==> inputs of run K <==
==> flow/design.v <==
`timescale 1ns / 1ps
module signalReceive(clk, rst, SCK, MOSI, byteReceived, dataByte, SSEL);
input clk;
input rst;
input SCK, SSEL, MOSI;
output byteReceived;
output [7:0] dataByte;
reg [2:0] bitcnt;
reg byte_received;   
reg [7:0] byte_data_received;
assign byteReceived = byte_received;
assign dataByte = byte_data_received;
reg [2:0] SCKr;  
reg [2:0] SSELr;  
reg [1:0] MOSIr; 
always @(posedge clk) 
begin
  if (rst)
    SCKr <= 3'b000;
  else
    SCKr <= {SCKr[1:0], SCK};
end
wire SCK_risingedge = (SCKr[2:1]==2'b01);   
wire SCK_fallingedge = (SCKr[2:1]==2'b10);   
always @(posedge clk) 
begin
  if (rst)
    SSELr <= 3'b111;
  else
    SSELr <= {SSELr[1:0], SSEL};
end
wire SSEL_active = ~SSELr[1];   
wire SSEL_startmessage = (SSELr[2:1]==2'b10);   
wire SSEL_endmessage = (SSELr[2:1]==2'b01);   
always @(posedge clk) 
begin
  MOSIr <= {MOSIr[0], MOSI};
end
wire MOSI_data = MOSIr[1];
always @(posedge clk)
begin
  if(rst)
  begin
    bitcnt <= 3'b000;
  end
  else if(~SSEL_active)
  begin
    bitcnt <= 3'b000;
  end
  else
  begin
    if(SCK_risingedge)
    begin
      bitcnt <= bitcnt + 3'b001;
      byte_data_received <= {byte_data_received[6:0], MOSI_data};
    end
  end
end
always @(posedge clk)
begin    
  if (rst)
    byte_received <= 1'b0;
  else
    byte_received <= SSEL_active && SCK_risingedge && (bitcnt==3'b111);
end 
endmodule
module sending(clk, rst, SCK, MISO, SSEL, data, signalReceived, byteSent);
input clk;
input rst;
input SCK;
output MISO;
input SSEL;
input [7:0] data;
input signalReceived;
output byteSent;
reg byte_sent;
assign byteSent = byte_sent;
reg [7:0] byte_data_sent;
reg byte_sent_2clk;
reg [2:0] cnt;
reg [2:0] SCKr;  
always @(posedge clk) 
begin
 if (rst)
   SCKr <= 3'b000;
 else
   SCKr <= {SCKr[1:0], SCK};
end
wire SCK_risingedge = (SCKr[2:1]==2'b01);   
wire SCK_fallingedge = (SCKr[2:1]==2'b10);   
reg [2:0] SSELr;  
always @(posedge clk) 
begin
  if (rst)
    SSELr <= 3'b111;
  else
    SSELr <= {SSELr[1:0], SSEL};
end
wire SSEL_active = ~SSELr[1];   
wire SSEL_startmessage = (SSELr[2:1]==2'b10);   
wire SSEL_endmessage = (SSELr[2:1]==2'b01);   
always @(posedge clk) 
begin
  if(rst)
  begin
    cnt <= 3'b000;
    byte_data_sent <= 8'h00;
  end
  else if(signalReceived)
  begin
    if(~SSEL_active) 
    begin
      cnt<=3'b000;   
    end
    else
    begin
      if(byte_sent_2clk)
      begin
        byte_data_sent <= data;
      end
      if(SCK_risingedge)
      begin
        cnt <= cnt + 3'b001;
        byte_data_sent <= {byte_data_sent[6:0], 1'b0};
      end
    end
  end
end
always @(posedge clk)
begin
  if(rst)
  begin
    byte_sent_2clk <= 1'b0;
    byte_sent <= 1'b0;
  end
  else if(signalReceived)
  begin
    if (byte_sent_2clk)
    begin
      byte_sent_2clk <= 1'b0;
    end
    if (byte_sent)
    begin
      byte_sent_2clk <= 1'b1;
      byte_sent <= SSEL_active && SCK_risingedge && (cnt==3'b111);
    end
    else
    begin
      byte_sent <= SSEL_active && SCK_risingedge && (cnt==3'b111);
    end
  end
end
assign MISO = byte_data_sent[7];   
endmodule
`timescale 1ns / 1ps
module signalProcess(clk, rst, SCK, MOSI, MISO, SSEL);
input clk;
input rst;
input SCK, SSEL, MOSI;
output MISO;
wire [7:0] dataByte;
wire [7:0] sendByte;
reg [7:0] compressedX [63:0];
reg [6:0] inputCounter;
wire byte_received;
reg signalReceived;
wire byteSent;
integer i;
integer j;
assign sendByte = compressedX[j[5:0]];
signalReceive srA(.clk(clk), .rst(rst), .SCK(SCK), .MOSI(MOSI), .byteReceived(byte_received), .dataByte(dataByte), .SSEL(SSEL));
always @(posedge clk)
begin 
  if(rst)
  begin
    i <= 0;
    inputCounter <= 7'b0000000;
  end
  else if(~signalReceived)
  begin
    if(byte_received)
    begin
      i <= i+1;
      inputCounter <= inputCounter + 7'b0000001; 
    end
  end
end
always @(posedge clk)
begin 
  if(~rst && ~signalReceived && byte_received && i >= 0 && i < 64)
    compressedX[i[5:0]] <= dataByte;
end
always @(posedge clk)
begin
  if(rst)
    signalReceived <= 1'b0;
  else
    signalReceived <= (inputCounter == 7'b1000000);
end
sending sB(.clk(clk), .rst(rst), .SCK(SCK), .MISO(MISO), .SSEL(SSEL), .data(sendByte), .signalReceived(signalReceived), .byteSent(byteSent));
always @(posedge clk)
begin
  if(rst)
    j <= -1;
  else if(signalReceived)
  begin
    if(byteSent)
    begin
      j <= j+1;
    end 
  end
end
endmodule
==> flow/run.sh <==
#!/bin/bash
# the make line also repeats each setting of config.mk as NAME=value (left out here)
make -C /OpenROAD-flow-scripts/flow DESIGN_CONFIG=/design/flow/config.mk WORK_HOME=/design/flow/orfs CLKGATE_MAP_FILE= finish
==> flow/config.mk <==
export PLATFORM = sky130hd
export DESIGN_NAME = signalProcess
export DESIGN_NICKNAME = signalProcess
export VERILOG_FILES = /design/flow/design.v
export SDC_FILE = /design/flow/constraint.sdc
export NUM_CORES = 4
export LEC_CHECK = 0
export CAP_MARGIN = 20
export CORE_MARGIN = 2
export CORE_UTILIZATION = 22
export SLEW_MARGIN = 20
==> flow/constraint.sdc <==
create_clock -name core_clock -period 4.54 [get_ports {clk}]
set_input_delay 0.9080 -clock core_clock [delete_from_list [all_inputs] [get_ports {clk}]]
set_output_delay 0.9080 -clock core_clock [all_outputs]
set_load 0.01 [all_outputs]
==> inputs of run Y, as changes to run K <==
--- a/flow/config.mk
+++ b/flow/config.mk
@@ -7,5 +7,8 @@
 export LEC_CHECK = 0
 export CAP_MARGIN = 20
+export CELL_PAD_IN_SITES_GLOBAL_PLACEMENT = 2
 export CORE_MARGIN = 2
-export CORE_UTILIZATION = 22
+export CORE_UTILIZATION = 46
+export CTS_CLUSTER_DIAMETER = 271
+export MAX_ROUTING_LAYER = met4
 export SLEW_MARGIN = 20
==> flow/constraint.sdc (replaced) <==
create_clock -name core_clock -period 3.86 [get_ports {clk}]
set_input_delay 0.7720 -clock core_clock [delete_from_list [all_inputs] [get_ports {clk}]]
set_output_delay 0.7720 -clock core_clock [all_outputs]
set_load 0.01 [all_outputs]
==> inputs of run P, as changes to run K <==
--- a/flow/config.mk
+++ b/flow/config.mk
@@ -6,6 +6,11 @@
 export NUM_CORES = 4
 export LEC_CHECK = 0
+export ABC_AREA = 1
 export CAP_MARGIN = 20
 export CORE_MARGIN = 2
-export CORE_UTILIZATION = 22
+export CORE_UTILIZATION = 72
+export CTS_CLUSTER_DIAMETER = 282
+export CTS_CLUSTER_SIZE = 10
+export PLACE_DENSITY = 0.38
+export SETUP_SLACK_MARGIN = 0.52
 export SLEW_MARGIN = 20
==> flow/constraint.sdc (replaced) <==
create_clock -name core_clock -period 2.52 [get_ports {clk}]
set_input_delay 0.5040 -clock core_clock [delete_from_list [all_inputs] [get_ports {clk}]]
set_output_delay 0.5040 -clock core_clock [all_outputs]
set_load 0.01 [all_outputs]
==> inputs of run G, as changes to run K <==
--- a/flow/config.mk
+++ b/flow/config.mk
@@ -6,6 +6,9 @@
 export NUM_CORES = 4
 export LEC_CHECK = 0
-export CAP_MARGIN = 20
+export CAP_MARGIN = 10
 export CORE_MARGIN = 2
-export CORE_UTILIZATION = 22
+export CORE_UTILIZATION = 72
+export CTS_CLUSTER_SIZE = 48
+export PLACE_DENSITY_LB_ADDON = 0.0
+export SETUP_SLACK_MARGIN = 0.71
 export SLEW_MARGIN = 20
==> flow/constraint.sdc (replaced) <==
create_clock -name core_clock -period 2.52 [get_ports {clk}]
set_input_delay 0.5040 -clock core_clock [delete_from_list [all_inputs] [get_ports {clk}]]
set_output_delay 0.5040 -clock core_clock [all_outputs]
set_load 0.01 [all_outputs]
==> flow_results.org <==
* Implementation run

** Run status
- Run status :: timing/DRC/antenna clean

** Layout
- Post-route cell area :: 26700 um^2
- Number of filler instances in the final layout :: 4036
- After layout, the inverter instance count without clock inverters stands at 11.
- Flop share of the area :: 64.1%
- Relative to the synthesized area, the layout overhead comes to 14.3%.

** Setup path
- Gate family responsible for the most delay along the worst path :: multiplexers

** Final timing
- At the pin with the least slew margin, the transition time is 0.857 ns.
- Hold timing on the final database bottoms out at a slack of approximately 0.34 ns.

** Detailed routing
- Average detailed-routed wire length per instance :: 26.5 um

** Pwr
- The clock network power reported by the tool is 5.93 mW.
- Internal power comes to 10.4 mW.

** Floorplan
- Width of the die :: roughly 230 um

** Global routing
- Met1 layer usage reported by global route :: 31.8%
[end of results for run Y]
==> flow_results.org <==
* Implementation run

** Pwr
- Power dissipated in the clock network :: between 4 and 5 mW
- The power report lists cell-internal power as around 8.7 mW.

** Layout
- Flop share of the area :: a little over three fifths
- The clock buffers instantiated in the layout total roughly 72.
- Counting the inverters off the clock network in the layout gives 11.
- Number of filler instances in the final layout :: 10600

** Detailed routing
- The routed design shows a wire length per standard cell of a little under 20 um.

** Floorplan
- The die is 330 um wide.
- According to the I/O placement log, the pin count is 6.

** Run status
- Run status :: timing/DRC/antenna clean

** Global routing
- Met1 layer usage reported by global route :: 13.4%

** Setup path
- Per STA, the worst path accumulates the most delay in the family AND-OR/OR-AND gates.
- In the setup report, the worst path falls into the class flop to flop.

** Final timing
- Looking at the max-slew report, the worst-margin pin has a slew of 0.939 ns.
- On the final layout, the worst hold slack is 0.329 ns.
[end of results for run K]
==> flow_results.org <==
* Implementation run

** Run status
- Run status :: failed layout checks
- The checks that failed were setup timing.

** Pwr
- Power dissipated in the clock network :: 9.55 mW
- The internal power of the cells totals 16.2 mW.

** Detailed routing
- Detailed-route iteration 0 reported a violation count of 3124.

** Global routing
- Met1 layer usage reported by global route :: ~54%

** Layout
- Fill cells in the final layout number slightly above 800.
- Post-route cell area :: 29200 um^2
- Flop share of the area :: 59.0%
- Synthesis-to-finish area growth :: 24.7%

** Synthesis
- In this run, the synthesized area fraction spent on and/or/nand/nor cells is recorded as slightly above 7%.
- Area leader, netlist :: edfxtp_1
- Looking at the cell usage after synthesis, the top flip-flop cell is edfxtp_1.

** Final timing
- The pin closest to its max-slew limit shows a slew of between 0.8 and 0.9 ns.
- Setup slack on the critical path of the routed design comes to -0.257 ns.
- Final number of setup-violating endpoints :: 2

** Setup path
- The timing report gives the biggest stage delay along the critical path as approximately 0.58 ns.
- Gate family responsible for the most delay along the worst path :: multiplexers
[end of results for run G]
==> flow_results.org <==
* Implementation run

** Pwr
- P_int :: between 15 and 20 mW
- The power report lists the clock group at around 9 mW.

** Synthesis
- Prevailing logic family in the synthesized netlist :: simple AND/OR/NAND/NOR gates

** Layout
- Number of filler instances in the final layout :: 1537
- Post-route cell area :: 29100 um^2
- Compared with the post-synthesis result, the final layout area differs by 20.2%.
- Sequential cells make up 58.9% of the cell area.

** Final timing
- Setup violations remaining at the end of the flow were counted as 0.
- Actual slew at the worst max-slew pin :: slightly above 1 ns
- Worst slack on hold paths :: 0.368 ns

** Clocking
- The report lists the number of cells resized after CTS as 27.

** Floorplan
- Width of the die :: 187 um

** Global routing
- The global routing report lists met1 layer usage as 46.9%.
- Total global-route track usage over all layers is a little over a third.

** Setup path
- Gate family responsible for the most delay along the worst path :: simple AND/OR/NAND/NOR gates

** Run status
- The run finished with no timing, DRC or antenna violations.

** Detailed routing
- The routed design shows a wire length per standard cell of 24.5 um.
[end of results for run P]
Power is estimated from default activity; no workload was simulated.
